nickel:
==> flow/design.v (excerpt) <==
module cordic_sincos(
	input clk,
	input rst,
	input start,
	input [15:0] z0,
	output ready,
	output reg done,
	output [15:0] x,
	output [15:0] y
	);
	reg busy;
	reg [3:0] cnt;
	wire load;
	assign ready = ~busy;
	assign load = rst | (start & ~busy);
	always @(posedge clk)
	begin
		if(rst)
		begin
			busy <= 1'b0;
			cnt <= 4'd0;
			done <= 1'b0;
		end
		else
		begin
			done <= 1'b0;
			if(!busy)
			begin
				cnt <= 4'd0;
				if(start)
					busy <= 1'b1;
			end
			else
			begin
				cnt <= cnt + 4'd1;
				if(cnt == 4'd15)
				begin
					busy <= 1'b0;
					done <= 1'b1;
				end
			end
		end
	end
	datapathnew2 dp(x,y,z0,cnt,load,~busy,clk);
endmodule
export LEC_CHECK = 0
export CAP_MARGIN = 20
export CELL_PAD_IN_SITES_GLOBAL_PLACEMENT = 2
export CORE_MARGIN = 2
export CORE_UTILIZATION = 16
export CTS_CLUSTER_SIZE = 20
export GPL_ROUTABILITY_DRIVEN = 1
export MAX_ROUTING_LAYER = met5
export MIN_ROUTING_LAYER = met1
export PLACE_DENSITY_LB_ADDON = 0.16
export SLEW_MARGIN = 20
export TNS_END_PERCENT = 20
create_clock -name core_clock -period 7.06 [get_ports {clk}]
run.sh (not shown) runs the stock make flow with config.mk's settings and CLKGATE_MAP_FILE=.
nickel has completed all stages; timing, DRC and antenna checks passed.
#### Input delta (ember over nickel)
- PLACE_DENSITY_LB_ADDON: 0.16 -> unset
- MIN_ROUTING_LAYER: met1 -> unset
- MAX_ROUTING_LAYER: met5 -> unset
- CTS_CLUSTER_DIAMETER: unset -> 29
- GPL_ROUTABILITY_DRIVEN: 1 -> unset
- CTS_CLUSTER_SIZE: 20 -> unset
- CORE_UTILIZATION: 16 -> 72
- TNS_END_PERCENT: 20 -> unset
- CELL_PAD_IN_SITES_GLOBAL_PLACEMENT: 2 -> unset
- SETUP_SLACK_MARGIN: unset -> 0.98
- the clock period (ns, I/O delays scaled along): 7.06 -> 3.98
==> results <==
Summary of nickel and ember: one run falls short of a clean finish, namely ember.
In ember, the share of the cycle needed by the critical path after routing came out 38 points above the value in nickel.
Post-route cell area: ember > nickel
Between nickel and ember, the final weighted congestion in routability-driven placement is lower for nickel.
Looking at power share of the combinational group across nickel and ember, the one that comes out higher is ember.
Sort nickel and ember by proportion of cell area occupied by registers, ascending, and ember comes first.
Diff nickel -> ember: final routed wirelength across all metal layers higher; final core utilization rose 75 points; worst setup slack fell by 2240 ps; final standard cell count with taps included and fillers excluded down 317; total vias in the final route picked up an extra 2038.
The lower clock-buffer cell count of nickel and ember is in ember.
nickel ended up with dp.ymod.y[15]$_SDFFE_PP0P_ as its capture point of the worst path; ember ended up with dp.ymod.y[13]$_SDFFE_PP0P_.
#### Input delta (cedar over ember)
- removing CTS_CLUSTER_DIAMETER (formerly 29)
- removing SETUP_SLACK_MARGIN (formerly 0.98)
- changing CORE_UTILIZATION from 72 to 40
- changing the clock period (ns, I/O delays scaled along) from 3.98 to 4.75
==> results <==
- Across ember and cedar, a clean result was obtained everywhere but in ember.
- Cell area after layout on cedar is ahead of ember.
- ember → cedar: setup slack rose 860 ps, clock buffer count now sits higher, overall chip area increased 0.0072 sq mm.
- ember has higher routed length on met2 than cedar.
- Looking at detailed-route via count across both flows, cedar is the stronger of the two, with ember trailing.
The inputs of juniper differ from those of cedar as listed below.
- swapping 40 for 72 in CORE_UTILIZATION
- putting CTS_CLUSTER_SIZE at 97 where nothing was set
- swapping 4.75 for 4.97 in the clock period (ns, I/O delays scaled along)
## What came out
cedar finished every step from synthesis to the final layout, and the layout passed the timing, DRC and antenna checks. No stage failed in juniper, and the final checks on the layout all came back clean. [compare] base=cedar new=juniper: achievable frequency down 5.1%, critical path arrival up 230 ps, worst hold slack up 8.3 ps, period utilization up 0.66 points.
What amber does differently from juniper at the input level:
- ABC_AREA newly set to 1
- CTS_CLUSTER_DIAMETER newly set to 216
- PLACE_DENSITY newly set to 0.9
- TNS_END_PERCENT newly set to 5
- the clock period (ns, I/O delays scaled along) changed from 4.97 to 2.64
Notes after the runs:
No final results exist for amber, since it was stopped by error DPL-0038 during clock tree synthesis (4_1_cts). Cell row count: juniper vs amber identical. Synthesized area, amber vs juniper: up by a few percent. For the per-instance average area after synthesis, amber came in about 20% lower than juniper did. amber: Yosys chip area 3.1% above juniper. In the reports for amber and juniper, the larger distinct cell type count after synthesis belongs to juniper. Area fraction in full adders, half adders and majority gates was higher in the run labelled juniper. Die area delta for amber relative to juniper: about 3% higher. The total core area number comes out higher for amber vs juniper. Changes observed in amber relative to juniper: HPWL after detailed placement went up 7400 microns; placer congestion estimate picked up an extra 9.5%. Of amber and juniper, the lower die width belongs to juniper.
Power figures rest on the tool's default switching activity, not on a simulated workload.
